$ cat flow/design.v
module p_datapath
	(clk, counter, data_ina, data_inb, data_rdy,key_ina, key_inb, cipher_out);
input clk, data_ina, data_inb;
input [1:0] data_rdy;
input [7:0] counter;
input [63:0] key_ina, key_inb;	
output [127:0] cipher_out;
wire [63:0] Xout_a, Xout_b, Yout_a, Yout_b;
data_share2 share_a(.clk(clk), .data_rdy(data_rdy), .counter(counter[0]), .data_in(data_ina), 
						 .key_in(key_ina), .X_out(Xout_a), .Y_out(Yout_a), .Y_in(Yout_b));				 
data_share2 share_b(.clk(clk), .data_rdy(data_rdy), .counter(counter[0]), .data_in(data_inb), 
						 .key_in(key_inb), .X_out(Xout_b), .Y_out(Yout_b), .Y_in(Yout_a));
wire [127:0] res1, res2;
reg sel1, sel2;
always @(*) begin
	if (134 <= counter) begin
		sel1 <= 1;
		sel2 <= 1;
	end
	else begin		
		sel1 <= 0;
		sel2 <= 0;
	end
end
quick_mux_128 SHARE_A_OUT_MUX_128( .in1({Xout_a, Yout_a}), .in2(128'd0), .out(res1), .sel(sel1) );
quick_mux_128 SHARE_B_OUT_MUX_128( .in1({Xout_b, Yout_b}), .in2(128'd0), .out(res2), .sel(sel2) );
assign cipher_out = res1 ^ res2;
endmodule  
module data_share2(clk, data_rdy, counter, data_in,key_in, X_out, Y_out, Y_in);
input clk, counter, data_in;
input [63:0] key_in;
input [1:0] data_rdy;	
input [63:0] Y_in;
output [63:0] X_out, Y_out;
reg [63:0] X, Y;
wire [63:0] XL1_1, XL2_1, XL8_1;
assign XL1_1 = {X[62:0], X[63]}; 
assign XL2_1 = {X[61:0], X[63:62]}; 
assign XL8_1 = {X[55:0], X[63:56]}; 
wire [63:0] YL1_1, YL8_2;
assign YL1_1 = {Y[62:0], Y[63]}; 
assign YL8_2 = {Y_in[55:0], Y_in[63:56]}; 
wire [63:0] sout1, sout2;
sub1 s1(Y, XL2_1, XL8_1, XL1_1, sout1);
sub1 s2(X, key_in, YL1_1, YL8_2, sout2);
always@(posedge clk)
begin
   if(data_rdy ==1) begin
		{X, Y} <= {data_in, X, Y[63:1]};
	end
	else if(data_rdy ==3) begin			
		if (counter == 1'b0) begin							
			X <= sout1 ;
			Y <= X;
		end
		else begin
			X <= sout2;
		end
	end
end
assign X_out = X;
assign Y_out = Y;
endmodule
module sub1(i1, i2, i3, i4, o1);
input [63:0] i1, i2, i3, i4;
output [63:0] o1;
wire [63:0] andout;
and4 a1(i3[3:0], i4[3:0], andout[3:0]);
and4 a2(i3[7:4], i4[7:4], andout[7:4]);
and4 a3(i3[11:8], i4[11:8], andout[11:8]);
and4 a4(i3[15:12], i4[15:12], andout[15:12]);
and4 a5(i3[19:16], i4[19:16], andout[19:16]);
and4 a6(i3[23:20], i4[23:20], andout[23:20]);
and4 a7(i3[27:24], i4[27:24], andout[27:24]);
and4 a8(i3[31:28], i4[31:28], andout[31:28]);
and4 a9(i3[35:32], i4[35:32], andout[35:32]);
and4 a10(i3[39:36], i4[39:36], andout[39:36]);
and4 a11(i3[43:40], i4[43:40], andout[43:40]);
and4 a12(i3[47:44], i4[47:44], andout[47:44]);
and4 a13(i3[51:48], i4[51:48], andout[51:48]);
and4 a14(i3[55:52], i4[55:52], andout[55:52]);
and4 a15(i3[59:56], i4[59:56], andout[59:56]);
and4 a16(i3[63:60], i4[63:60], andout[63:60]);
assign o1 = i1 ^ i2 ^ andout;
endmodule
module and4(a1, a2, andout);
input [3:0] a1,a2;
output [3:0] andout;
assign andout = a1 & a2;
endmodule
module quick_mux_128(in1, in2, out, sel);
input [127:0] in1,in2;
input sel;
output [127:0] out;
assign out = sel?(in1):in2;
endmodule	
`timescale 1ns / 1ps
module p_keysch10(clk, counter, data_in, data_rdy, key_out);
input clk, data_in;
input [1:0] data_rdy;
input [7:0] counter;
output [63:0] key_out;
reg [63:0] KX, KY;
localparam [0:67] Z = 68'b10101111011100000011010010011000101000010001111110010110110011101011;
localparam [63:0] c = 64'hfffffffffffffffc;
always@(posedge clk)
begin
	if(data_rdy == 2) begin
		{KX, KY} <= {data_in, KX, KY[63:1]};
	end
	else if(data_rdy == 3) begin
		if(counter[0] == 1'b1) begin
			KX <= c ^ Z[counter[7:1]] ^ KY ^ {KX[2:0],KX[63:3]} ^ {KX[3:0],KX[63:4]};
			KY <= KX;
		end
	end
end
assign key_out = KY ;
endmodule
`timescale 1ns / 1ps
module p_keysch11(clk, counter, data_in, data_rdy, key_out);
input clk, data_in;
input [1:0] data_rdy;
input [7:0] counter;
output [63:0] key_out;
reg [63:0] KX, KY;
always@(posedge clk)
begin
	if(data_rdy ==2) begin
		{KX, KY} <= {data_in, KX, KY[63:1]};
	end
	else if(data_rdy ==3) begin
		if(counter[0] == 1'b1) begin
			KX <= KY ^ {KX[2:0],KX[63:3]} ^ {KX[3:0],KX[63:4]};
			KY <= KX;
		end
	end
end
assign key_out = KY ;
endmodule
`timescale 1ns / 1ps
module simon2share(clk, data_ina, data_inb, data_rdy, cipher_out, Done);
input clk;
input data_ina, data_inb;
input [1:0] data_rdy;
output [127:0] cipher_out;
output reg Done;
reg [7:0] counter;
wire [63:0] keya, keyb;
always@(posedge clk)
begin
	if(data_rdy==0) begin
		counter <= 0;
	end
	else if(data_rdy ==3) begin			
		counter <= counter + 1;
	end
end
always @(posedge clk) begin
	if(data_rdy == 3 && (counter == 135))
		Done <= 1;			
	else
		Done <= 0;
end
p_datapath mydatapath(.clk(clk), .counter(counter), 
							 .data_ina(data_ina), .data_inb(data_inb),
							 .data_rdy(data_rdy), 
							 .key_ina(keya), .key_inb(keyb), 
							 .cipher_out(cipher_out));
p_keysch10 mykeysch_a(.clk(clk), .counter(counter), 
							 .data_in(data_ina), .data_rdy(data_rdy), .key_out(keya));
p_keysch11 mykeysch_b(.clk(clk), .counter(counter), 
							 .data_in(data_inb), .data_rdy(data_rdy), .key_out(keyb));						 
endmodule
$ cat flow/run.sh
#!/bin/bash
# the make line also repeats each setting of config.mk as NAME=value (left out here)
make -C /OpenROAD-flow-scripts/flow DESIGN_CONFIG=/design/flow/config.mk WORK_HOME=/design/flow/orfs CLKGATE_MAP_FILE= finish
$ cat flow/config.mk
export PLATFORM = sky130hd
export DESIGN_NAME = simon2share
export DESIGN_NICKNAME = simon2share
export VERILOG_FILES = /design/flow/design.v
export SDC_FILE = /design/flow/constraint.sdc
export NUM_CORES = 4
export LEC_CHECK = 0
export CAP_MARGIN = 20
export CORE_MARGIN = 2
export CORE_UTILIZATION = 70
export CTS_CLUSTER_SIZE = 14
export PLACE_DENSITY = 0.6
export SETUP_SLACK_MARGIN = 0.49
export SLEW_MARGIN = 20
$ cat flow/constraint.sdc
create_clock -name core_clock -period 3.43 [get_ports {clk}]
set_input_delay 0.6860 -clock core_clock [delete_from_list [all_inputs] [get_ports {clk}]]
set_output_delay 0.6860 -clock core_clock [all_outputs]
set_load 0.01 [all_outputs]
==> results of run 1 <==
-- per-layer routing --
metal	up-vias	track usage, %	wire length (µm)
met5	-	0	9
met4	2	11.5	2910
met3	221	6.75	9600
met2	1468	57.9	42500
met1	12000	49.8	35000
li1	11300	-	-
-- cell type report --
cell class / count / share of cell area (%)
multi-input combinational: 2636 / 44.6
sequential: 521 / 42.7
timing repair buffer: 218 / 6.06
clock buffer: 64 / 3.98
tap: 607 / 2.08
clock inverter: 33 / 0.597
inverter: 3 / 0.0377
-- repair_timing --
action,CTS,global route
hold endpoints to repair,0,0
hold buffers,0,0
pin swaps,0,14
gates resized,254,234
cloned,6,9
endpoints found under the setup margin,128,109
setup buffers,10,14
==> ci_impl_report.md, run 1 <==
## Implementation flow summary

| Metric | Value |
|---|---|
| Run status | finished clean |
| Final weighted congestion of routability-driven global placement | 0.920 |
| Internal Power | 18.6 mW |
| Crit path launch type | register |
| Number of nets at floorplan | 3,448 |
| Cell count along the critical path | 10 |
| Io pins | 134 |
| Commonest cells post-synth | nand2_1, xnor2_1, edfxtp_1 |
| Number of logged tool warnings | 35 |
| Post-synthesis share of cell area spent on and, or, nand and nor gates | 13.9% |
| Instance count along the most critical hold path | 3 |
| Buf+Inv Stages, Crit Path | 5 |
| Count of antenna-violating nets left after detailed routing | 0 |
| Worst reg2reg endpoint | mykeysch_a.KX[0] |
| Combinational share of power | 35.8% |
| Num CTS Buffers | 56 |
| Crit Path Class | reg2out |
| Overflow left after global routing | 0 |
| Yosys Warn Count | 5 |
| Core Rows | 79 |
| Wire length of the first global-routing pass | 135 mm |
| Most common reg cell | edfxtp_1 |
| Post-layout power | 30.0 mW |
| Number of buffers on the longest clock path | 3 |
| Sum of routed wire length over all layers | 90.0 mm |
| Critical path endpoint | cipher_out[10] |
| Gate Area | 16,300 µm² |
| Core footprint | 46,400 µm² |
| Floorplan core density | 70.5% |
| Hold Path End | counter[1] |
| Leading power group | sequential cells |
| TritonCTS clock tree | done |
| Switch share | 38.0% |
| Power in combinational cells | 10.7 mW |
| Leading cell type by number of instances after synthesis | nand2_1 |
| Xor and xnor area share after synthesis | 24.2% |
| Final-report setup violation count | 0 |
| FILL cells | 3,027 |
| Iteration tally of the first detailed-router pass | 6 |
| Initial antenna violation count | 1 |
| Chain of cells forming the critical path | inv_4, ha_4, o21ai_2, nand2_2, nand2_4, buf_6, buf_12, clkbuf_16, nor2_2, buf_2 |
| Vert. Die Dim | 220 µm |
| Clock group share of total power | 19.2% |
| DRC violation count after routing | 0 |
| Setup repair after global routing missed its margin | yes |
| Number of max-slew violations in the final report | 0 |
| Clock period minus worst slack | 2.95 ns |
| Smallest setup slack after layout | 0.480 ns |
| Summed instance area of the synthesized netlist | 32,700 µm² |
| Delay-heaviest family, CP | buffers and inverters |
| Post-synth tally of flip-flops with integrated enable | 512 |
| Clock skew | 0.0222 ns |
| Worst setup path startpoint | counter[0] |
| Vias in the first global route | 23,400 |
| Die width | 220 µm |
| Total antenna diodes in the routed design | 0 |
| WHS | 0.452 ns |
| CP max stage delay | 0.40 ns |
| Slowest stage cell, crit path | dfxtp_4 |
| Util after Layout | 78.7% |
| DP HPWL | 58.5 mm |
| Area leader, netlist | edfxtp_1 |
| Final design area excluding fillers | 36,500 µm² |
| Register-to-register setup slack | 1.00 ns |
| Post-Place Setup Slack | 0.568 ns |
| Level count of the clock H-tree | 2 |
| Area fraction of the dominant cell type after synthesis | 47.0% |
| Routed via count divided by cell count | 6.12 |
| IR drop worst, VDD | 671 µV |
| Root buffer cell | clkbuf_16 |
| Total number of vias | 25,000 |
| # Max-Cap Violations | 0 |
| Critical path endpoint category | output pin |
| Depth of the worst register-to-register path | 7 |
| GRT Total Usage | 36.0% |
| Routed length per placed instance | 22.1 µm |
| Compound-cell area share of the yosys netlist | 6.41% |
| Power attributed to the clock group | 5.76 mW |
| Power share of the sequential group | 44.9% |
| Synthesized netlist cell count | 3,439 |
| Maximum clock frequency | 339 MHz |
| Switching component of the power | 11.4 mW |
| Worst Max-Slew Pin Slew | 1.13 ns |
| Number of different library cells in the post-synthesis netlist | 40 |
| Placed instance area | 34,400 µm² |
| Largest net degree at the start of global routing | 260 |
| Clock latency reported for the late side of the worst-skew pair | 0.62 ns |
| Clock sink count | 521 |
| Crit share post-route | 86.0% |
| Top logic family | XOR/XNOR gates |
| Final-stage net count | 3,445 |
| Cell area leaders | edfxtp_1, xnor2_1, nand2_1, xor2_1, mux2_2 |
| Clock slew seen by the registers of the worst setup and hold paths | 0.06 ns |
| Proportion of synthesized flip-flops having asynchronous set or reset | 0% |
| WP data required | 2.74 ns |
| Post-synthesis to final-layout area growth | 11.6% |
| Post-synthesis cell count from yosys | 3,439 |
| Flip-flop and latch area | 15,600 µm² |
| Worst min-delay path class | in2reg |
| Largest driver fanout on the critical path | 8 |
| Seq share, synth | 47.6% |
| Placed instance count | 3,946 |
| Per-instance average area after synthesis | 9.51 µm² |
| Pwr per Cell Area | 821 nW/µm² |
| Mux cell area share after synthesis | 4.47% |
| Detailed router's first-iteration violation count | 3,238 |
| Normalized max-slew margin | 24.9% |
| Synth flops | 521 |
| Final-report hold violation count | 0 |
| Seq pwr | 13.5 mW |
| Leakage | 13.5 nW |
| Chip footprint | 48,500 µm² |
| Post-synth area from yosys stat | 32,700 µm² |
| Setup Total Neg Slack | 0 ns |
| Post-route insts no fill | 4,082 |
| Worst Hold Launch | data_rdy[0] |
| Startpoint of the lowest-slack register-to-register path | counter[3] |
| Adder-cell area share of the yosys netlist | 0.153% |
| Worst Path Arrival | 2.26 ns |
| # port buffers | 133 |
==> run 2: changes to the inputs <==
CAP_MARGIN = 0   (was 20)
SETUP_SLACK_MARGIN = not set   (was 0.49)
clock period = 2.5 ns   (was 3.43 ns; I/O delays follow)
==> ci_impl_report.md, run 2 <==
## Implementation flow summary

| Metric | Value |
|---|---|
| Run status | complete, but fails checks |
| Layout Check Fail Reasons | negative setup slack |
| Area fraction of the dominant cell type after synthesis | 47.0% |
| Adder-cell area share of the yosys netlist | 0.153% |
| Number of buffers on the longest clock path | 3 |
| Largest net degree at the start of global routing | 204 |
| Iteration tally of the first detailed-router pass | 7 |
| Startpoint of the lowest-slack register-to-register path | counter[0] |
| Count of antenna-violating nets left after detailed routing | 0 |
| Post-synthesis cell count from yosys | 3,439 |
| Seq pwr | 16.9 mW |
| Floorplan core density | 70.5% |
| Final-report hold violation count | 0 |
| Hold-fix buffers, CTS | 0 |
| Met3 routing resource usage after global routing | 7.01% |
| Power attributed to the clock group | 8.45 mW |
| FILL cells | 2,759 |
| Synthesized netlist cell count | 3,439 |
| Gate Area | 16,400 µm² |
| Level count of the clock H-tree | 2 |
| Power in combinational cells | 17.8 mW |
| Compound-cell area share of the yosys netlist | 6.41% |
| Worst setup path startpoint | counter[0] |
| Power share of the sequential group | 39.1% |
| Util after Layout | 82.0% |
| Global Route met1 Usage | 51.1% |
| Clock slew seen by the registers of the worst setup and hold paths | 0.06 ns |
| Critical path endpoint | cipher_out[70] |
| Core Rows | 79 |
| Number of nets at floorplan | 3,448 |
| Total number of vias | 25,500 |
| Io pins | 134 |
| Switching component of the power | 16.5 mW |
| Post-synthesis to final-layout area growth | 16.3% |
| Chain of cells forming the critical path | inv_4, ha_4, o21ai_2, nand2_2, nand2_8, buf_8, clkbuf_16, buf_4, nor2_4, buf_6 |
| Worst reg2reg endpoint | mydatapath.share_b.X[21] |
| Leading cell type by number of instances after synthesis | nand2_1 |
| Overflow left after global routing | 0 |
| DP HPWL | 62.8 mm |
| Top logic family | XOR/XNOR gates |
| Clock group share of total power | 19.6% |
| WHS | 0.229 ns |
| Detailed router's first-iteration violation count | 3,408 |
| Clock latency reported for the late side of the worst-skew pair | 0.62 ns |
| Worst Path Arrival | 2.28 ns |
| Per-instance average area after synthesis | 9.51 µm² |
| Yosys Warn Count | 5 |
| Area leader, netlist | edfxtp_1 |
| Post-synthesis share of cell area spent on and, or, nand and nor gates | 13.9% |
| Core footprint | 46,400 µm² |
| Cell area leaders | edfxtp_1, xnor2_1, nand2_1, xor2_1, mux2_2 |
| WP data required | 2.00 ns |
| Post-layout power | 43.2 mW |
| Number of logged tool warnings | 37 |
| Delay-heaviest family, CP | buffers and inverters |
| Flip-flop and latch area | 15,600 µm² |
| Final-report setup violation count | 126 |
| Leading power group | combinational cells |
| Vias in the first global route | 24,400 |
| Normalized max-slew margin | 28.3% |
| Pwr per Cell Area | 1140 nW/µm² |
| Post-route insts no fill | 4,216 |
| Worst Hold Launch | data_rdy[0] |
| Number of different library cells in the post-synthesis netlist | 40 |
| Worst Max-Slew Pin Slew | 1.08 ns |
| Register-to-register setup slack | 0.09 ns |
| Routed via count divided by cell count | 6.04 |
| Depth of the worst register-to-register path | 6 |
| Crit path launch type | register |
| CP max stage delay | 0.38 ns |
| Crit Path Class | reg2out |
| Vert. Die Dim | 220 µm |
| Clock skew | 0.0163 ns |
| Clock sink count | 521 |
| Placed instance count | 4,077 |
| DRC violation count after routing | 0 |
| Final-stage net count | 3,578 |
| Switch share | 38.2% |
| Clock period minus worst slack | 2.78 ns |
| # port buffers | 133 |
| Crit share post-route | 111% |
| GRT Total Usage | 38.3% |
| Critical path endpoint category | output pin |
| TritonCTS clock tree | done |
| # Max-Cap Violations | 0 |
| Most common reg cell | edfxtp_1 |
| Xor and xnor area share after synthesis | 24.2% |
| Maximum clock frequency | 360 MHz |
| Synth flops | 521 |
| Cell count along the critical path | 10 |
| Summed instance area of the synthesized netlist | 32,700 µm² |
| Post-synth area from yosys stat | 32,700 µm² |
| Setup repair after global routing missed its margin | yes |
| Largest driver fanout on the critical path | 8 |
| Wire length of the first global-routing pass | 142 mm |
| Sum of routed wire length over all layers | 94.7 mm |
| Instance count along the most critical hold path | 3 |
| Initial antenna violation count | 0 |
| Slowest stage cell, crit path | dfxtp_4 |
| Internal Power | 26.7 mW |
| Commonest cells post-synth | nand2_1, xnor2_1, edfxtp_1 |
| Worst min-delay path class | in2reg |
| Post-synth tally of flip-flops with integrated enable | 512 |
| Buf+Inv Stages, Crit Path | 5 |
| Seq share, synth | 47.6% |
| Num CTS Buffers | 56 |
| Mux cell area share after synthesis | 4.47% |
| Leakage | 14.8 nW |
| Root buffer cell | clkbuf_16 |
| Busiest metal layer after global routing | met2 |
| Routed length per placed instance | 22.5 µm |
| Hold Path End | counter[1] |
| Number of max-slew violations in the final report | 0 |
| Chip footprint | 48,500 µm² |
| IR drop worst, VDD | 1290 µV |
| Final weighted congestion of routability-driven global placement | 0.925 |
| Smallest setup slack after layout | -0.276 ns |
| Proportion of synthesized flip-flops having asynchronous set or reset | 0% |
| Die width | 220 µm |
| Met2 usage | 61.8% |
| Combinational share of power | 41.3% |
| Total antenna diodes in the routed design | 0 |
## run 2: area by class of cell
class                           instances  area share, %
Clock inverter                         37          0.971
Inverter                                3         0.0362
Timing Repair Buffer                  351           9.02
Multi-Input combinational cell       2636           43.2
Sequential cell                       521           40.9
Tap cell                              607           2.00
Clock buffer                           61           3.79
## run 2: what timing repair did
action                                  in CTS  in global routing
cloned                                       5                  5
endpoints found under the setup margin     128                151
resized                                    276                249
setup buffers                               19                 18
pin swaps                                    6                 37
## run 2: routing by layer
layer | vias to the layer above | routed length, µm
met1 | 12100 | 35700
li1 | 11500 | -
met5 | - | 0
met4 | 0 | 4240
met3 | 275 | 9670
met2 | 1532 | 45100
## run 2: stage by stage
stage / area, µm² / TNS (ns) / setup slack (ns)
3_3_place_gp: 35400 / 0 / 0.124
3_5_place_dp: 35400 / 0 / 0.0812
4_1_cts: 37400 / -37.82 / -0.442
2_1_floorplan: 32800 / -1068.81 / -2.99
5_1_grt: 38000 / -27.21 / -0.336
6_report: 38000 / -18.66 / -0.276
==> run 3: changes to the inputs <==
ABC_AREA = 1   (was not set)
CAP_MARGIN = 15   (was 0)
CELL_PAD_IN_SITES_GLOBAL_PLACEMENT = 0   (was not set)
CORE_ASPECT_RATIO = 1.79   (was not set)
CORE_UTILIZATION = 28   (was 70)
CTS_CLUSTER_DIAMETER = 323   (was not set)
CTS_CLUSTER_SIZE = not set   (was 14)
HOLD_SLACK_MARGIN = 0.01   (was not set)
MAX_ROUTING_LAYER = met4   (was not set)
PLACE_DENSITY = not set   (was 0.6)
PLACE_DENSITY_LB_ADDON = 0.07   (was not set)
SETUP_SLACK_MARGIN = 0.33   (was not set)
clock period = 3.88 ns   (was 2.5 ns; I/O delays follow)
==> ci_impl_report.md, run 3 <==
## Implementation flow summary

| Metric | Value |
|---|---|
| Commonest cells post-synth | nand2_1, edfxtp_1, xor2_1 |
| Yosys Warn Count | 5 |
| Switching component of the power | 9.56 mW |
| Area leader, netlist | edfxtp_1 |
| CP max stage delay | 0.49 ns |
| Io pins | 134 |
| Count of antenna-violating nets left after detailed routing | 0 |
| Critical path endpoint category | output pin |
| Seq share, synth | 46.5% |
| IR drop worst, VDD | 359 µV |
| Iteration tally of the first detailed-router pass | 5 |
| Slowest stage cell, crit path | clkdlybuf4s50_1 |
| Register-to-register setup slack | 1.35 ns |
| Power attributed to the clock group | 5.49 mW |
| Cell count along the critical path | 10 |
| Per-instance average area after synthesis | 8.39 µm² |
| Clock skew | 0.0138 ns |
| Clock period minus worst slack | 3.48 ns |
| Xor and xnor area share after synthesis | 13.5% |
| Power share of the sequential group | 46.9% |
| Total number of vias | 26,900 |
| Most common reg cell | edfxtp_1 |
| Crit Path Class | reg2out |
| Die width | 262 µm |
| Final-report setup violation count | 0 |
| Top logic family | simple AND/OR/NAND/NOR gates |
| FILL cells | 12,600 |
| GRT Total Usage | 21.1% |
| Detailed router's first-iteration violation count | 2,222 |
| Setup repair after global routing missed its margin | yes |
| Wire length of the first global-routing pass | 187 mm |
| Proportion of synthesized flip-flops having asynchronous set or reset | 0% |
| Normalized max-slew margin | 30.6% |
| Synth flops | 521 |
| Crit share post-route | 89.7% |
| Core Rows | 169 |
| # Max-Cap Violations | 0 |
| Hold Path End | counter[7] |
| Final-stage net count | 3,975 |
| Worst Path Arrival | 2.71 ns |
| Floorplan core density | 28.2% |
| Root buffer cell | clkbuf_16 |
| Synthesized netlist cell count | 3,986 |
| Final-report hold violation count | 0 |
| Compound-cell area share of the yosys netlist | 13.7% |
| Placed instance count | 5,441 |
| Util after Layout | 32.1% |
| Crit path launch type | register |
| Vert. Die Dim | 466 µm |
| Placed instance area | 36,300 µm² |
| Level count of the clock H-tree | 2 |
| Post-synthesis cell count from yosys | 3,986 |
| Run status | finished clean |
| Summed instance area of the synthesized netlist | 33,500 µm² |
| Worst min-delay path class | reg2reg |
| Startpoint of the lowest-slack register-to-register path | counter[0] |
| Clock group share of total power | 23.4% |
| Post-synth tally of flip-flops with integrated enable | 512 |
| Number of max-slew violations in the final report | 0 |
| WP data required | 3.10 ns |
| Worst reg2reg endpoint | mydatapath.share_a.X[34] |
| Number of logged tool warnings | 41 |
| Smallest setup slack after layout | 0.398 ns |
| Routed via count divided by cell count | 4.84 |
| Number of buffers on the longest clock path | 3 |
| Worst Hold Launch | counter[6] |
| Overflow left after global routing | 0 |
| Leakage | 15.9 nW |
| Post-synthesis share of cell area spent on and, or, nand and nor gates | 18.9% |
| Pwr per Cell Area | 617 nW/µm² |
| Post-Place Setup Slack | 0.498 ns |
| Critical path endpoint | cipher_out[79] |
| Adder-cell area share of the yosys netlist | 0.150% |
| Chip footprint | 122,000 µm² |
| Cell area leaders | edfxtp_1, nand2_1, xor2_1, o21ai_0, a21oi_1 |
| Clock latency reported for the late side of the worst-skew pair | 0.65 ns |
| Mux cell area share after synthesis | 0% |
| Depth of the worst register-to-register path | 5 |
| Worst Max-Slew Pin Slew | 1.04 ns |
| # port buffers | 133 |
| Switch share | 40.7% |
| Core footprint | 119,000 µm² |
| DP HPWL | 91.6 mm |
| Leading power group | sequential cells |
| TritonCTS clock tree | done |
| Largest driver fanout on the critical path | 9 |
| Final design area excluding fillers | 38,100 µm² |
| DRC violation count after routing | 0 |
| Instance count along the most critical hold path | 2 |
| Maximum clock frequency | 287 MHz |
| Post-synthesis to final-layout area growth | 13.8% |
| Power in combinational cells | 6.96 mW |
| Sum of routed wire length over all layers | 127 mm |
| Clock sink count | 521 |
| Seq pwr | 11.0 mW |
| Number of nets at floorplan | 3,995 |
| Post-synth area from yosys stat | 33,500 µm² |
| Area fraction of the dominant cell type after synthesis | 46.0% |
| Largest net degree at the start of global routing | 177 |
| Initial antenna violation count | 2 |
| Chain of cells forming the critical path | nor2_4, nand3_4, nand2_4, o31ai_4, a21oi_4, buf_12, buf_12, buf_6, a21oi_1, clkdlybuf4s50_1 |
| Routed length per placed instance | 22.9 µm |
| Post-route insts no fill | 5,553 |
| Delay-heaviest family, CP | buffers and inverters |
| Final weighted congestion of routability-driven global placement | 0.819 |
| Buf+Inv Stages, Crit Path | 4 |
| Num CTS Buffers | 57 |
| Clock slew seen by the registers of the worst setup and hold paths | 0.06 ns |
| Combinational share of power | 29.7% |
| Crit-path most repeated cell | buf_12 |
| Internal Power | 13.9 mW |
| Worst setup path startpoint | counter[4] |
| Number of different library cells in the post-synthesis netlist | 35 |
| Vias in the first global route | 26,500 |
| Leading cell type by number of instances after synthesis | nand2_1 |
run 3: area by class of cell:
cell class / instances / area (µm²) / share of cell area, %
multi-input cells: 2869 / 15600 / 40.9
flip-flops and latches: 521 / 15600 / 40.9
repair buffers: 206 / 2060 / 5.40
well taps: 1539 / 1930 / 5.06
clock buffers: 75 / 1540 / 4.04
inverters: 311 / 1180 / 3.11
clock inverters: 30 / 208 / 0.546
diodes: 2 / 5.00 / 0.0132
run 3: through the flow:
stage / hold slack [ns] / setup TNS, ns / total power [mW]
after floorplan: 0.470 / -554.53 / 15.1
after global placement: 0.493 / 0 / 18.2
after detailed placement: 0.492 / 0 / 18.1
after CTS: 0.462 / 0 / 23.8
after global routing: 0.484 / 0 / 25.0
final: 0.491 / 0 / 23.5
run 3: routing by layer:
layer	part of all wire [%]	routed length, µm	global-route usage, %
met1	42	53900	25.1
met2	53	66900	38.6
met3	3.0	3840	1.81
met4	2.0	2490	4.59
met5	0	0	-
run 3: repair_timing:
action	CTS	global route
resized	121	11
endpoints found under the setup margin	128	16
buffers inserted	5	0
hold buffers	0	0
==> run 4: changes to the inputs <==
ABC_AREA = not set   (was 1)
CAP_MARGIN = 25   (was 15)
CELL_PAD_IN_SITES_DETAIL_PLACEMENT = 0   (was not set)
CELL_PAD_IN_SITES_GLOBAL_PLACEMENT = not set   (was 0)
CORE_ASPECT_RATIO = 1.97   (was 1.79)
CORE_MARGIN = 7   (was 2)
CORE_UTILIZATION = 40   (was 28)
CTS_CLUSTER_DIAMETER = not set   (was 323)
CTS_CLUSTER_SIZE = 100   (was not set)
GPL_ROUTABILITY_DRIVEN = 1   (was not set)
GPL_TIMING_DRIVEN = 0   (was not set)
HOLD_SLACK_MARGIN = -0.07   (was 0.01)
MAX_ROUTING_LAYER = met5   (was met4)
MIN_ROUTING_LAYER = met2   (was not set)
PLACE_DENSITY = 0.6   (was not set)
PLACE_DENSITY_LB_ADDON = not set   (was 0.07)
SETUP_SLACK_MARGIN = not set   (was 0.33)
SLEW_MARGIN = 25   (was 20)
clock period = 5.0 ns   (was 3.88 ns; I/O delays follow)
==> ci_impl_report.md, run 4 <==
## Implementation flow summary

| Metric | Value |
|---|---|
| GRT Total Usage | 37.9% |
| Core footprint | 81,300 µm² |
| Overflow left after global routing | 0 |
| Clock skew | 0.0353 ns |
| Startpoint of the lowest-slack register-to-register path | counter[0] |
| Slowest stage cell, crit path | clkdlybuf4s50_1 |
| Instance count along the most critical hold path | 2 |
| Number of logged tool warnings | 29 |
| Critical path endpoint category | output pin |
| Post-synthesis cell count from yosys | 3,439 |
| Wire length of the first global-routing pass | 172 mm |
| Met3 routing resource usage after global routing | 44.8% |
| Commonest cells post-synth | nand2_1, xnor2_1, edfxtp_1 |
| Number of max-slew violations in the final report | 0 |
| Seq pwr | 8.04 mW |
| Switch share | 40.5% |
| Worst setup path startpoint | counter[0] |
| Synth flops | 521 |
| Per-instance average area after synthesis | 9.51 µm² |
| Worst reg2reg endpoint | mykeysch_a.KX[37] |
| Pwr per Cell Area | 571 nW/µm² |
| Die width | 218 µm |
| Final design area excluding fillers | 37,700 µm² |
| Worst Hold Launch | mykeysch_a.KY[9] |
| FILL cells | 7,891 |
| Initial antenna violation count | 0 |
| Core Rows | 147 |
| WP data required | 4.00 ns |
| Area leader, netlist | edfxtp_1 |
| Area fraction of the dominant cell type after synthesis | 47.0% |
| Maximum clock frequency | 209 MHz |
| Crit Path Class | reg2out |
| DRC violation count after routing | 0 |
| Leading cell type by number of instances after synthesis | nand2_1 |
| Register-to-register setup slack | 1.57 ns |
| Total number of vias | 34,400 |
| Crit path launch type | register |
| Detailed router's first-iteration violation count | 8,416 |
| Normalized max-slew margin | 33.7% |
| Vert. Die Dim | 415 µm |
| Top logic family | XOR/XNOR gates |
| Seq share, synth | 47.6% |
| Buf+Inv Stages, Crit Path | 7 |
| Worst min-delay path class | reg2reg |
| Yosys Warn Count | 5 |
| TritonCTS clock tree | done |
| Crit share post-route | 95.6% |
| Clock slew seen by the registers of the worst setup and hold paths | 0.07 ns |
| Worst Path Arrival | 3.78 ns |
| DP HPWL | 83.5 mm |
| Smallest setup slack after layout | 0.221 ns |
| Buffers inserted by post-CTS timing repair | 0 |
| Final-stage net count | 3,657 |
| Internal Power | 12.8 mW |
| Vias in the first global route | 36,600 |
| Mux cell area share after synthesis | 4.47% |
| Proportion of synthesized flip-flops having asynchronous set or reset | 0% |
| Count of antenna-violating nets left after detailed routing | 0 |
| Clock period minus worst slack | 4.78 ns |
| Busiest metal layer after global routing | met2 |
| Adder-cell area share of the yosys netlist | 0.153% |
| Run status | finished clean |
| Number of different library cells in the post-synthesis netlist | 40 |
| Worst Max-Slew Pin Slew | 0.995 ns |
| Iteration tally of the first detailed-router pass | 42 |
| Critical path endpoint | cipher_out[98] |
| Final-report setup violation count | 0 |
| Chain of cells forming the critical path | buf_4, buf_8, inv_1, ha_1, o21ai_0, nand2_1, nand2_1, buf_4, buf_16, clkbuf_2, nor2_1, clkdlybuf4s50_1 |
| Setup repair after global routing missed its margin | no |
| Chip footprint | 90,400 µm² |
| Leading power group | combinational cells |
| Summed instance area of the synthesized netlist | 32,700 µm² |
| CP max stage delay | 0.50 ns |
| Root buffer cell | clkbuf_16 |
| Global Route met1 Usage | 0% |
| Power attributed to the clock group | 4.02 mW |
| IR drop worst, VDD | 298 µV |
| Depth of the worst register-to-register path | 11 |
| Post-synthesis share of cell area spent on and, or, nand and nor gates | 13.9% |
| Io pins | 134 |
| Met2 usage | 49.3% |
| Leakage | 13.2 nW |
| Power share of the sequential group | 37.4% |
| Clock latency reported for the late side of the worst-skew pair | 0.63 ns |
| Sum of routed wire length over all layers | 118 mm |
| Post-synth area from yosys stat | 32,700 µm² |
| Largest driver fanout on the critical path | 19 |
| Post-Place Setup Slack | -0.507 ns |
| Largest net degree at the start of global routing | 43 |
| Post-synthesis to final-layout area growth | 15.3% |
| Routed via count divided by cell count | 7.27 |
| Clock group share of total power | 18.7% |
| Combinational share of power | 43.9% |
| Synthesized netlist cell count | 3,439 |
| Number of nets at floorplan | 3,448 |
| Floorplan core density | 40.2% |
| Final-report hold violation count | 0 |
| # port buffers | 133 |
| Power in combinational cells | 9.45 mW |
| # Max-Cap Violations | 0 |
| Hold Path End | mykeysch_a.KY[8] |
| Clock sink count | 521 |
| Routed length per placed instance | 24.9 µm |
| Number of buffers on the longest clock path | 3 |
| Most common reg cell | edfxtp_1 |
| Final weighted congestion of routability-driven global placement | 1.04 |
| Xor and xnor area share after synthesis | 24.2% |
| Num CTS Buffers | 48 |
| Post-synth tally of flip-flops with integrated enable | 512 |
| Delay-heaviest family, CP | buffers and inverters |
| Compound-cell area share of the yosys netlist | 6.41% |
| Switching component of the power | 8.71 mW |
| Level count of the clock H-tree | 2 |
| Cell area leaders | edfxtp_1, xnor2_1, nand2_1, xor2_1, mux2_2 |
| Placed instance area | 36,100 µm² |
| Cell count along the critical path | 12 |
-- run 4: repair_timing --
action | CTS | global route
cloned | 0 | 0
hold buffers | 0 | 0
resized | 8 | 12
endpoints found under the hold margin | 0 | 0
endpoints found under the setup margin | 128 | 91
pin swaps | 0 | 0
-- run 4: metrics by stage --
stage,TNS (ns),total power [mW],util (%),hold WS (ns),std cells
floorplan,-265.34,14.4,-,0.553,3439
global placement,-2295.55,16.9,43.5,0.592,4615
detailed placement,-30.64,17.0,44.4,0.602,4642
CTS,0,21.0,46.3,0.624,4725
global route,0,22.5,46.4,0.646,4725
finish,0,21.5,46.4,0.615,4731
-- run 4: area by class of cell --
cell class	count	area, µm²	area share [%]
inverters	3	11.3	0.0299
diodes	6	15.0	0.0398
plain buffers	278	1140	3.02
well taps	1043	1310	3.46
clock buffers	56	1250	3.32
multi-input cells	2636	16100	42.7
flip-flops and latches	521	15600	41.3
clock inverters	28	297	0.787
repair buffers	160	2050	5.43
-- run 4: layer usage --
layer	vias to the layer above	routed length, µm
li1	11600	-
met1	11600	0
met2	9771	59600
met3	1407	43000
met4	16	14800
met5	-	496
==> run 5: changes to the inputs <==
ABC_AREA = 1   (was not set)
CAP_MARGIN = 0   (was 25)
CELL_PAD_IN_SITES_DETAIL_PLACEMENT = not set   (was 0)
CORE_ASPECT_RATIO = not set   (was 1.97)
CORE_MARGIN = 2   (was 7)
CORE_UTILIZATION = 72   (was 40)
CTS_CLUSTER_SIZE = 10   (was 100)
GPL_ROUTABILITY_DRIVEN = not set   (was 1)
GPL_TIMING_DRIVEN = not set   (was 0)
HOLD_SLACK_MARGIN = not set   (was -0.07)
MAX_ROUTING_LAYER = not set   (was met5)
MIN_ROUTING_LAYER = not set   (was met2)
SETUP_SLACK_MARGIN = 0.53   (was not set)
SLEW_MARGIN = 20   (was 25)
TNS_END_PERCENT = 10   (was not set)
clock period = 2.19 ns   (was 5.0 ns; I/O delays follow)
==> ci_impl_report.md, run 5 <==
## Implementation flow summary

| Metric | Value |
|---|---|
| Run status | complete, but fails checks |
| Layout Check Fail Reasons | negative setup slack |
| Register-to-register setup slack | 0.16 ns |
| Number of nets at floorplan | 3,995 |
| Floorplan core density | 73.4% |
| Hold Path End | counter[3] |
| Util after Layout | 85.6% |
| Post-synthesis share of cell area spent on and, or, nand and nor gates | 18.9% |
| Number of max-slew violations in the final report | 0 |
| Leading cell type by number of instances after synthesis | nand2_1 |
| DRC violation count after routing | 0 |
| GRT Total Usage | 45.3% |
| Number of different library cells in the post-synthesis netlist | 35 |
| Vias in the first global route | 30,000 |
| Internal Power | 25.6 mW |
| Die width | 220 µm |
| Cell count along the critical path | 9 |
| Vert. Die Dim | 220 µm |
| Instance count along the most critical hold path | 3 |
| Proportion of synthesized flip-flops having asynchronous set or reset | 0% |
| Worst min-delay path class | in2reg |
| Setup Total Neg Slack | -86.42 ns |
| Crit Path Class | reg2out |
| Yosys Warn Count | 5 |
| Final-stage net count | 4,197 |
| Seq share, synth | 46.5% |
| Mux cell area share after synthesis | 0% |
| Depth of the worst register-to-register path | 4 |
| Sum of routed wire length over all layers | 117 mm |
| Level count of the clock H-tree | 2 |
| Post-synthesis cell count from yosys | 3,986 |
| Summed instance area of the synthesized netlist | 33,500 µm² |
| Detailed router's first-iteration violation count | 6,421 |
| Final-report setup violation count | 128 |
| Worst reg2reg endpoint | mydatapath.share_b.X[21] |
| Post-route insts no fill | 4,803 |
| WP data required | 1.75 ns |
| Crit path launch type | register |
| Wire length of the first global-routing pass | 168 mm |
| Root buffer cell | clkbuf_16 |
| Worst setup path startpoint | counter[0] |
| # Max-Cap Violations | 0 |
| TritonCTS clock tree | done |
| Synth flops | 521 |
| Pwr per Cell Area | 1120 nW/µm² |
| Post-synth area from yosys stat | 33,500 µm² |
| # port buffers | 133 |
| Adder-cell area share of the yosys netlist | 0.150% |
| Core footprint | 45,600 µm² |
| Delay-heaviest family, CP | buffers and inverters |
| Setup repair after global routing missed its margin | yes |
| Buf+Inv Stages, Crit Path | 5 |
| Commonest cells post-synth | nand2_1, edfxtp_1, xor2_1 |
| Routed length per placed instance | 24.4 µm |
| Num CTS Buffers | 59 |
| Switching component of the power | 18.0 mW |
| Worst Hold Launch | data_rdy[0] |
| Slowest stage cell, crit path | dfxtp_4 |
| Worst Path Arrival | 2.54 ns |
| Per-instance average area after synthesis | 8.39 µm² |
| Seq pwr | 17.6 mW |
| Clock sink count | 521 |
| Chain of cells forming the critical path | ha_1, inv_1, o31ai_4, a21oi_4, buf_12, buf_4, buf_16, nor3b_2, clkdlybuf4s15_2 |
| Startpoint of the lowest-slack register-to-register path | counter[0] |
| CP max stage delay | 0.37 ns |
| Critical path endpoint category | output pin |
| Placed instance count | 4,700 |
| Crit share post-route | 136% |
| IR drop worst, VDD | 988 µV |
| Number of logged tool warnings | 39 |
| Xor and xnor area share after synthesis | 13.5% |
| Maximum clock frequency | 335 MHz |
| Area fraction of the dominant cell type after synthesis | 46.0% |
| Worst Max-Slew Pin Slew | 1.05 ns |
| Clock latency reported for the late side of the worst-skew pair | 0.64 ns |
| Routed via count divided by cell count | 6.72 |
| Iteration tally of the first detailed-router pass | 10 |
| Count of antenna-violating nets left after detailed routing | 0 |
| Clock slew seen by the registers of the worst setup and hold paths | 0.06 ns |
| Post-synthesis to final-layout area growth | 16.6% |
| Clock group share of total power | 20.4% |
| Final weighted congestion of routability-driven global placement | 0.971 |
| Most common reg cell | edfxtp_1 |
| Power attributed to the clock group | 8.91 mW |
| Area leader, netlist | edfxtp_1 |
| Critical path endpoint | cipher_out[24] |
| Io pins | 134 |
| DP HPWL | 75.3 mm |
| Clock skew | 0.0209 ns |
| Total number of vias | 32,300 |
| Combinational share of power | 39.3% |
| Largest driver fanout on the critical path | 15 |
| Chip footprint | 48,200 µm² |
| Post-synth tally of flip-flops with integrated enable | 512 |
| Hold-fix buffers, CTS | 0 |
| Initial antenna violation count | 1 |
| Leading power group | sequential cells |
| Largest net degree at the start of global routing | 149 |
| Power in combinational cells | 17.1 mW |
| Switch share | 41.3% |
| Final-report hold violation count | 0 |
| Normalized max-slew margin | 29.8% |
| Overflow left after global routing | 0 |
| Cell area leaders | edfxtp_1, nand2_1, xor2_1, o21ai_0, a21oi_1 |
| Synthesized netlist cell count | 3,986 |
| Leakage | 16.8 nW |
| Total antenna diodes in the routed design | 0 |
| Clock period minus worst slack | 2.98 ns |
| Smallest setup slack after layout | -0.792 ns |
| Core Rows | 78 |
| Compound-cell area share of the yosys netlist | 13.7% |
| Top logic family | simple AND/OR/NAND/NOR gates |
| Number of buffers on the longest clock path | 3 |
| Power share of the sequential group | 40.2% |
## run 5: layout make-up
cell class,count,area [µm²]
timing repair buffer,426,3780
inverter,311,1190
clock inverter,5,37.5
multi-input combinational,2869,16200
tap,600,751
sequential,521,15600
clock buffer,71,1520
fill,2369,6560
## run 5: metal layers
metal	wire (µm)	vias to the layer above	part of all wire (%)	track usage [%]
met5	0	-	0	0
met4	8750	0	7.5	25.6
met3	17300	809	15	9.36
met2	53500	3127	46	72.6
met1	37700	14700	32	57.4
li1	-	13600	-	-
## run 5: through the flow
stage / worst slack [ns] / hold slack [ns] / cell area [µm²] / power [mW]
CTS: -0.694 / 0.165 / 38200 / 41.3
global placement: -0.256 / 0.589 / 36800 / 31.5
detailed placement: -0.335 / 0.598 / 36800 / 32.3
global route: -0.782 / 0.175 / 39000 / 45.1
floorplan: -3.03 / 0.470 / 33500 / 26.8
finish: -0.792 / 0.169 / 39000 / 43.6
## run 5: timing repair
item,4_1_cts,5_1_grt
cloned,3,4
pin swaps,8,62
resized,534,236
endpoints found under the setup margin,198,490
buffers inserted,9,11
==> run 6: changes to the inputs <==
CAP_MARGIN = 15   (was 0)
CELL_PAD_IN_SITES_DETAIL_PLACEMENT = 1   (was not set)
CELL_PAD_IN_SITES_GLOBAL_PLACEMENT = 0   (was not set)
CORE_ASPECT_RATIO = 1.79   (was not set)
CORE_UTILIZATION = 28   (was 72)
CTS_CLUSTER_DIAMETER = 323   (was not set)
CTS_CLUSTER_SIZE = 16   (was 10)
GPL_ROUTABILITY_DRIVEN = 0   (was not set)
MAX_ROUTING_LAYER = met4   (was not set)
PLACE_DENSITY = not set   (was 0.6)
PLACE_DENSITY_LB_ADDON = 0.07   (was not set)
SETUP_SLACK_MARGIN = 0.33   (was 0.53)
SLEW_MARGIN = 5   (was 20)
TNS_END_PERCENT = not set   (was 10)
clock period = 3.88 ns   (was 2.19 ns; I/O delays follow)
==> ci_impl_report.md, run 6 <==
## Implementation flow summary

| Metric | Value |
|---|---|
| Root buffer cell | clkbuf_16 |
| Power share of the sequential group | 49.6% |
| Floorplan core density | 28.2% |
| Internal Power | 12.8 mW |
| IR drop worst, VDD | 364 µV |
| Post-synthesis cell count from yosys | 3,986 |
| Compound-cell area share of the yosys netlist | 13.7% |
| Routed via count divided by cell count | 5.02 |
| Post-synth area from yosys stat | 33,500 µm² |
| Slowest stage cell, crit path | clkdlybuf4s50_1 |
| Die width | 262 µm |
| # Max-Cap Violations | 0 |
| Post-synthesis to final-layout area growth | 12.6% |
| Final-stage net count | 3,956 |
| Leading cell type by number of instances after synthesis | nand2_1 |
| Clock sink count | 521 |
| Mux cell area share after synthesis | 0% |
| Adder-cell area share of the yosys netlist | 0.150% |
| Placed instance area | 36,300 µm² |
| Final-report hold violation count | 0 |
| Proportion of synthesized flip-flops having asynchronous set or reset | 0% |
| CP max stage delay | 0.55 ns |
| Sum of routed wire length over all layers | 130 mm |
| Count of antenna-violating nets left after detailed routing | 0 |
| Core Rows | 169 |
| DRC violation count after routing | 0 |
| Crit Path Class | reg2out |
| Combinational share of power | 31.8% |
| Io pins | 134 |
| Setup Total Neg Slack | 0 ns |
| Largest net degree at the start of global routing | 177 |
| Commonest cells post-synth | nand2_1, edfxtp_1, xor2_1 |
| Smallest setup slack after layout | 0.429 ns |
| Switching component of the power | 9.38 mW |
| Core footprint | 119,000 µm² |
| Buf+Inv Stages, Crit Path | 5 |
| Placed instance count | 5,441 |
| WHS | 0.510 ns |
| Synth flops | 521 |
| Run status | finished clean |
| Instance count along the most critical hold path | 2 |
| Seq share, synth | 46.5% |
| Summed instance area of the synthesized netlist | 33,500 µm² |
| Area leader, netlist | edfxtp_1 |
| Cell count along the critical path | 9 |
| Detailed router's first-iteration violation count | 1,733 |
| Switch share | 42.2% |
| Worst Hold Launch | counter[6] |
| Leading power group | sequential cells |
| Cell area leaders | edfxtp_1, nand2_1, xor2_1, o21ai_0, a21oi_1 |
| Seq pwr | 11.0 mW |
| Vert. Die Dim | 466 µm |
| Hold Path End | counter[7] |
| GRT Total Usage | 21.8% |
| Synthesized netlist cell count | 3,986 |
| WP data required | 3.10 ns |
| Number of different library cells in the post-synthesis netlist | 35 |
| Hold-fix buffers, CTS | 0 |
| Depth of the worst register-to-register path | 5 |
| Number of buffers on the longest clock path | 3 |
| Post-Place Setup Slack | 0.509 ns |
| Worst Path Arrival | 2.68 ns |
| Normalized max-slew margin | 29.9% |
| Crit share post-route | 88.9% |
| Critical path endpoint | cipher_out[72] |
| Top logic family | simple AND/OR/NAND/NOR gates |
| Clock group share of total power | 18.6% |
| Power attributed to the clock group | 4.14 mW |
| Worst setup path startpoint | counter[1] |
| Pwr per Cell Area | 590 nW/µm² |
| Power in combinational cells | 7.06 mW |
| Worst reg2reg endpoint | mydatapath.share_b.X[32] |
| Delay-heaviest family, CP | buffers and inverters |
| Number of logged tool warnings | 46 |
| Vias in the first global route | 28,400 |
| Crit-path most repeated cell | buf_12 |
| Critical path endpoint category | output pin |
| Startpoint of the lowest-slack register-to-register path | counter[0] |
| Number of max-slew violations in the final report | 0 |
| Initial antenna violation count | 1 |
| Chain of cells forming the critical path | ha_1, inv_1, o31ai_4, a21oi_4, buf_12, buf_12, buf_4, a21oi_1, clkdlybuf4s50_1 |
| DP HPWL | 94.8 mm |
| Total number of vias | 27,600 |
| Final-report setup violation count | 0 |
| Crit path launch type | register |
| Post-synth tally of flip-flops with integrated enable | 512 |
| Number of nets at floorplan | 3,995 |
| Register-to-register setup slack | 1.18 ns |
| Iteration tally of the first detailed-router pass | 5 |
| Final design area excluding fillers | 37,700 µm² |
| Area fraction of the dominant cell type after synthesis | 46.0% |
| Wire length of the first global-routing pass | 195 mm |
| Xor and xnor area share after synthesis | 13.5% |
| Post-route insts no fill | 5,496 |
| Clock skew | 0.0225 ns |
| Setup repair after global routing missed its margin | yes |
| Yosys Warn Count | 5 |
| Maximum clock frequency | 290 MHz |
| Level count of the clock H-tree | 2 |
| TritonCTS clock tree | done |
| Post-synthesis share of cell area spent on and, or, nand and nor gates | 18.9% |
| Worst Max-Slew Pin Slew | 1.05 ns |
| # port buffers | 133 |
| Clock slew seen by the registers of the worst setup and hold paths | 0.08 ns |
| Overflow left after global routing | 0 |
| Leakage | 16.6 nW |
| Chip footprint | 122,000 µm² |
| Largest driver fanout on the critical path | 8 |
| Num CTS Buffers | 38 |
| Clock latency reported for the late side of the worst-skew pair | 0.61 ns |
| Routed length per placed instance | 23.7 µm |
| Worst min-delay path class | reg2reg |
| Per-instance average area after synthesis | 8.39 µm² |
| Most common reg cell | edfxtp_1 |
| Clock period minus worst slack | 3.45 ns |
[run 6: stage by stage]
stage,total power [mW],utilization (%)
2_1_floorplan,15.1,-
3_3_place_gp,18.2,30.6
3_5_place_dp,18.3,30.6
4_1_cts,22.5,31.6
5_1_grt,23.7,31.7
6_report,22.2,31.8
[run 6: metal layers]
metal / routed length, µm / track usage (%)
met5: 0 / -
met4: 2750 / 4.89
met3: 3630 / 1.46
met2: 69100 / 40.1
met1: 54900 / 25.8
[run 6: what timing repair did]
action | CTS | global route
endpoints found under the setup margin | 128 | 89
setup buffers | 5 | 0
hold endpoints to repair | 0 | 0
gates resized | 37 | 89
[run 6: final cells by class]
| cell class | count | area, µm² |
|---|---|---|
| fillers | 13800 | 81000 |
| multi-input cells | 2869 | 15600 |
| flip-flops and latches | 521 | 15600 |
| repair buffers | 206 | 2350 |
| well taps | 1539 | 1930 |
| inverters | 311 | 1180 |
| clock buffers | 47 | 1050 |
| clock inverters | 1 | 8.76 |
| diodes | 2 | 5.00 |
==> run 7: changes to the inputs <==
ABC_AREA = not set   (was 1)
CAP_MARGIN = 20   (was 15)
CELL_PAD_IN_SITES_DETAIL_PLACEMENT = not set   (was 1)
CELL_PAD_IN_SITES_GLOBAL_PLACEMENT = not set   (was 0)
CORE_ASPECT_RATIO = not set   (was 1.79)
CORE_UTILIZATION = 40   (was 28)
CTS_CLUSTER_DIAMETER = not set   (was 323)
CTS_CLUSTER_SIZE = not set   (was 16)
GPL_ROUTABILITY_DRIVEN = not set   (was 0)
MAX_ROUTING_LAYER = not set   (was met4)
PLACE_DENSITY = 0.6   (was not set)
PLACE_DENSITY_LB_ADDON = not set   (was 0.07)
SETUP_SLACK_MARGIN = not set   (was 0.33)
SLEW_MARGIN = 20   (was 5)
clock period = 7.35 ns   (was 3.88 ns; I/O delays follow)
==> ci_impl_report.md, run 7 <==
## Implementation flow summary

| Metric | Value |
|---|---|
| Per-instance average area after synthesis | 9.51 µm² |
| Startpoint of the lowest-slack register-to-register path | counter[0] |
| Power share of the sequential group | 45.1% |
| Number of different library cells in the post-synthesis netlist | 40 |
| Clock slew seen by the registers of the worst setup and hold paths | 0.06 ns |
| Number of max-slew violations in the final report | 0 |
| Number of nets at floorplan | 3,448 |
| Worst setup path startpoint | counter[0] |
| Top logic family | XOR/XNOR gates |
| CTS-repair resized insts | 0 |
| Final design area excluding fillers | 36,400 µm² |
| Maximum clock frequency | 187 MHz |
| Clock latency reported for the late side of the worst-skew pair | 0.63 ns |
| Area fraction of the dominant cell type after synthesis | 47.0% |
| Post-synthesis share of cell area spent on and, or, nand and nor gates | 13.9% |
| Setup Total Neg Slack | 0 ns |
| Global Route met1 Usage | 29.3% |
| Compound-cell area share of the yosys netlist | 6.41% |
| Combinational share of power | 34.5% |
| Worst Hold Launch | mykeysch_a.KY[31] |
| Leakage | 12.7 nW |
| Post-synth area from yosys stat | 32,700 µm² |
| Chain of cells forming the critical path | inv_1, ha_1, o21ai_0, nand2_1, nand2_4, buf_4, nor2_1, clkdlybuf4s50_1 |
| Die width | 290 µm |
| Largest net degree at the start of global routing | 176 |
| Total number of vias | 23,000 |
| Crit path launch type | register |
| FILL cells | 7,784 |
| Initial antenna violation count | 0 |
| DP HPWL | 60.0 mm |
| # port buffers | 133 |
| Vert. Die Dim | 290 µm |
| Delay-heaviest family, CP | buffers and inverters |
| GRT Total Usage | 20.6% |
| Final-report hold violation count | 0 |
| Post-synthesis to final-layout area growth | 11.2% |
| Final weighted congestion of routability-driven global placement | 0.823 |
| Met2 usage | 33.5% |
| Level count of the clock H-tree | 2 |
| Placed instance area | 34,600 µm² |
| Worst Max-Slew Pin Slew | 1.11 ns |
| Commonest cells post-synth | nand2_1, xnor2_1, edfxtp_1 |
| Synth flops | 521 |
| Leading cell type by number of instances after synthesis | nand2_1 |
| Switching component of the power | 5.25 mW |
| Hold-fix buffers, CTS | 0 |
| Largest driver fanout on the critical path | 68 |
| Cell area leaders | edfxtp_1, xnor2_1, nand2_1, xor2_1, mux2_2 |
| Buffers inserted by post-CTS timing repair | 0 |
| Buf+Inv Stages, Crit Path | 3 |
| Post-synthesis cell count from yosys | 3,439 |
| Clock skew | 0.0160 ns |
| Worst Path Arrival | 3.87 ns |
| Switch share | 37.6% |
| Seq pwr | 6.30 mW |
| Number of logged tool warnings | 38 |
| Normalized max-slew margin | 26.1% |
| Depth of the worst register-to-register path | 4 |
| Seq share, synth | 47.6% |
| Cell count along the critical path | 8 |
| Proportion of synthesized flip-flops having asynchronous set or reset | 0% |
| Most common reg cell | edfxtp_1 |
| Setup repair after global routing missed its margin | no |
| Slowest stage cell, crit path | dfxtp_4 |
| Post-synth tally of flip-flops with integrated enable | 512 |
| CP max stage delay | 0.69 ns |
| Adder-cell area share of the yosys netlist | 0.153% |
| Internal Power | 8.71 mW |
| IR drop worst, VDD | 221 µV |
| Mux cell area share after synthesis | 4.47% |
| Overflow left after global routing | 0 |
| Routed length per placed instance | 19.7 µm |
| Final-stage net count | 3,384 |
| Busiest metal layer after global routing | met2 |
| Number of buffers on the longest clock path | 3 |
| Vias in the first global route | 22,000 |
| Core footprint | 80,700 µm² |
| Io pins | 134 |
| Count of antenna-violating nets left after detailed routing | 0 |
| Met3 routing resource usage after global routing | 2.44% |
| Chip footprint | 84,100 µm² |
| Crit Path Class | reg2out |
| Register-to-register setup slack | 4.35 ns |
| WP data required | 5.88 ns |
| Total antenna diodes in the routed design | 0 |
| Worst min-delay path class | reg2reg |
| Floorplan core density | 40.5% |
| Critical path endpoint category | output pin |
| # Max-Cap Violations | 0 |
| Power attributed to the clock group | 2.84 mW |
| Critical path endpoint | cipher_out[74] |
| Xor and xnor area share after synthesis | 24.2% |
| Root buffer cell | clkbuf_16 |
| Iteration tally of the first detailed-router pass | 7 |
| Wire length of the first global-routing pass | 136 mm |
| Clock sink count | 521 |
| Clock period minus worst slack | 5.34 ns |
| Power in combinational cells | 4.82 mW |
| Final-report setup violation count | 0 |
| Routed via count divided by cell count | 5.14 |
| Leading power group | sequential cells |
| Num CTS Buffers | 60 |
| Worst reg2reg endpoint | mydatapath.share_b.X[35] |
| DRC violation count after routing | 0 |
| TritonCTS clock tree | done |
| Run status | finished clean |
| Util after Layout | 45.1% |
| Post-layout power | 14.0 mW |
| WHS | 0.609 ns |
| Detailed router's first-iteration violation count | 2,110 |
| Yosys Warn Count | 5 |
| Hold Path End | mykeysch_a.KY[30] |
| Synthesized netlist cell count | 3,439 |
| Clock group share of total power | 20.3% |
| Sum of routed wire length over all layers | 88.2 mm |
| Area leader, netlist | edfxtp_1 |
| Core Rows | 104 |
| Crit share post-route | 72.7% |
| Pwr per Cell Area | 384 nW/µm² |
| Instance count along the most critical hold path | 2 |
| Summed instance area of the synthesized netlist | 32,700 µm² |
==> run 7: metal layers <==
layer | vias up | wire length, µm | share of wire (%)
li1 | 11100 | - | -
met1 | 11100 | 40100 | 45
met2 | 665 | 41200 | 47
met3 | 122 | 4980 | 5.7
met4 | 0 | 1850 | 2.1
met5 | - | 0 | 0
==> run 7: cell type report <==
cell class	count	area [µm²]	area share, %
clock inverters	26	174	0.478
inverters	3	11.3	0.0310
flip-flops and latches	521	15600	42.8
repair buffers	153	1570	4.33
multi-input cells	2636	16100	44.3
clock buffers	82	1620	4.44
well taps	1060	1330	3.65
==> run 7: through the flow <==
stage	setup WS, ns	cells
2_1_floorplan	0.867	3439
3_3_place_gp	2.68	4373
3_5_place_dp	2.58	4373
4_1_cts	1.90	4481
5_1_grt	1.63	4481
6_report	2.01	4481
==> run 8: changes to the inputs <==
ABC_AREA = 1   (was not set)
CAP_MARGIN = 15   (was 20)
CELL_PAD_IN_SITES_GLOBAL_PLACEMENT = 0   (was not set)
CORE_UTILIZATION = 70   (was 40)
CTS_CLUSTER_DIAMETER = 384   (was not set)
CTS_CLUSTER_SIZE = 15   (was not set)
MAX_ROUTING_LAYER = met4   (was not set)
PLACE_DENSITY = 0.77   (was 0.6)
SETUP_SLACK_MARGIN = 0.44   (was not set)
clock period = 1.48 ns   (was 7.35 ns; I/O delays follow)
==> ci_impl_report.md, run 8 <==
## Implementation flow summary

| Metric | Value |
|---|---|
| Routed via count divided by cell count | 6.33 |
| Chain of cells forming the critical path | nor2_4, nand3_4, nand2_4, o31ai_4, a21oi_4, buf_12, buf_12, a21oi_1, dlygate4sd2_1 |
| Power share of the sequential group | 40.1% |
| Post-synthesis cell count from yosys | 3,986 |
| Smallest setup slack after layout | -1.23 ns |
| Placed instance area | 38,900 µm² |
| TritonCTS clock tree | done |
| Critical path endpoint | cipher_out[91] |
| Flip-flop and latch area | 15,600 µm² |
| Number of logged tool warnings | 36 |
| FILL cells | 2,757 |
| Root buffer cell | clkbuf_16 |
| Area fraction of the dominant cell type after synthesis | 46.0% |
| Post-synthesis to final-layout area growth | 18.8% |
| Worst reg2reg endpoint | mykeysch_a.KX[0] |
| WP data required | 1.18 ns |
| Top logic family | simple AND/OR/NAND/NOR gates |
| Level count of the clock H-tree | 2 |
| Final design area excluding fillers | 39,700 µm² |
| Leakage | 17.7 nW |
| Crit-path most repeated cell | buf_12 |
| Worst Hold Launch | data_rdy[0] |
| Crit share post-route | 183% |
| Detailed router's first-iteration violation count | 5,070 |
| # Max-Cap Violations | 0 |
| Xor and xnor area share after synthesis | 13.5% |
| DP HPWL | 80.7 mm |
| Seq pwr | 24.6 mW |
| Crit Path Class | reg2out |
| Startpoint of the lowest-slack register-to-register path | counter[3] |
| Gate Area | 15,600 µm² |
| Adder-cell area share of the yosys netlist | 0.150% |
| Worst setup path startpoint | counter[4] |
| Leading power group | combinational cells |
| Delay-heaviest family, CP | buffers and inverters |
| Num CTS Buffers | 40 |
| CP max stage delay | 0.34 ns |
| Post-synth tally of flip-flops with integrated enable | 512 |
| Clock group share of total power | 17.0% |
| Mux cell area share after synthesis | 0% |
| Per-instance average area after synthesis | 8.39 µm² |
| Chip footprint | 49,600 µm² |
| GRT Total Usage | 44.3% |
| Final-report setup violation count | 671 |
| Vert. Die Dim | 223 µm |
| Core Rows | 80 |
| Wire length of the first global-routing pass | 167 mm |
| Worst Path Arrival | 2.41 ns |
| Largest driver fanout on the critical path | 21 |
| Setup repair after global routing missed its margin | yes |
| Maximum clock frequency | 369 MHz |
| Count of antenna-violating nets left after detailed routing | 0 |
| Worst min-delay path class | in2reg |
| Total number of vias | 31,800 |
| Cell count along the critical path | 9 |
| Switching component of the power | 24.6 mW |
| Critical path endpoint category | output pin |
| Normalized max-slew margin | 55.1% |
| Vias in the first global route | 30,600 |
| Clock latency reported for the late side of the worst-skew pair | 0.59 ns |
| Depth of the worst register-to-register path | 12 |
| Slowest stage cell, crit path | dfxtp_2 |
| Summed instance area of the synthesized netlist | 33,500 µm² |
| Final weighted congestion of routability-driven global placement | 0.966 |
| # port buffers | 133 |
| Number of max-slew violations in the final report | 0 |
| Number of nets at floorplan | 3,995 |
| Compound-cell area share of the yosys netlist | 13.7% |
| Buf+Inv Stages, Crit Path | 3 |
| Initial antenna violation count | 1 |
| Clock sink count | 521 |
| Seq share, synth | 46.5% |
| Sum of routed wire length over all layers | 110 mm |
| Routed length per placed instance | 21.8 µm |
| Pwr per Cell Area | 1550 nW/µm² |
| Register-to-register setup slack | -0.65 ns |
| Die width | 223 µm |
| Largest net degree at the start of global routing | 134 |
| Yosys Warn Count | 5 |
| Internal Power | 36.8 mW |
| Leading cell type by number of instances after synthesis | nand2_1 |
| Worst Max-Slew Pin Slew | 0.674 ns |
| Floorplan core density | 70.5% |
| IR drop worst, VDD | 1230 µV |
| Most common reg cell | edfxtp_1 |
| Hold-fix buffers, CTS | 0 |
| Power in combinational cells | 26.3 mW |
| Hold Path End | counter[3] |
| Number of buffers on the longest clock path | 3 |
| Synth flops | 521 |
| Commonest cells post-synth | nand2_1, edfxtp_1, xor2_1 |
| Io pins | 134 |
| Area leader, netlist | edfxtp_1 |
| Instance count along the most critical hold path | 4 |
| Layout Check Fail Reasons | negative setup slack |
| Clock period minus worst slack | 2.71 ns |
| Clock slew seen by the registers of the worst setup and hold paths | 0.07 ns |
| Final-report hold violation count | 0 |
| Final-stage net count | 4,421 |
| Clock skew | 0.0250 ns |
| Run status | complete, but fails checks |
| Post-synthesis share of cell area spent on and, or, nand and nor gates | 18.9% |
| Proportion of synthesized flip-flops having asynchronous set or reset | 0% |
| Post-layout power | 61.4 mW |
| Number of different library cells in the post-synthesis netlist | 35 |
| Core footprint | 47,400 µm² |
| Combinational share of power | 42.9% |
| Overflow left after global routing | 0 |
| Post-synth area from yosys stat | 33,500 µm² |
| Iteration tally of the first detailed-router pass | 9 |
| Crit path launch type | register |
| Synthesized netlist cell count | 3,986 |
| Switch share | 40.1% |
| Cell area leaders | edfxtp_1, nand2_1, xor2_1, o21ai_0, a21oi_1 |
| Power attributed to the clock group | 10.5 mW |
| DRC violation count after routing | 0 |
==> run 8: final cells by class <==
class,instances,share of cell area (%)
antenna,1,0.00630
timing repair buffer,669,13.9
tap,615,1.94
clock buffer,41,2.58
inverter,311,2.96
sequential,521,39.2
multi-input combinational,2869,39.3
clock inverter,1,0.0756
==> run 8: routing by layer <==
| layer | global-route usage [%] | up-vias | wire length, µm |
|---|---|---|---|
| met5 | - | - | 0 |
| met4 | 20.5 | 0 | 6050 |
| met3 | 7.04 | 460 | 13600 |
| met2 | 69.9 | 2468 | 51100 |
| met1 | 56.6 | 14900 | 38900 |
| li1 | - | 14100 | - |
==> run 8: through the flow <==
stage          setup TNS, ns  instances  util [%]  setup WS, ns  hold WS, ns
5_1_grt              -239.32       5028      83.7         -1.23        0.161
3_3_place_gp         -454.75       4979      81.9        -0.748        0.585
4_1_cts              -190.79       5023      83.8         -1.27        0.150
2_1_floorplan       -1581.78       3986         -         -3.70        0.470
6_report             -205.46       5028      83.7         -1.23        0.168
3_5_place_dp         -500.83       4979      81.9        -0.874        0.617
==> run 8: timing repair <==
item,4_1_cts,5_1_grt
buffers inserted,2,3
pin swaps,0,1
gates resized,240,93
gates cloned,0,1
endpoints found under the setup margin,1034,1034
Power and IR drop assume default switching activity.
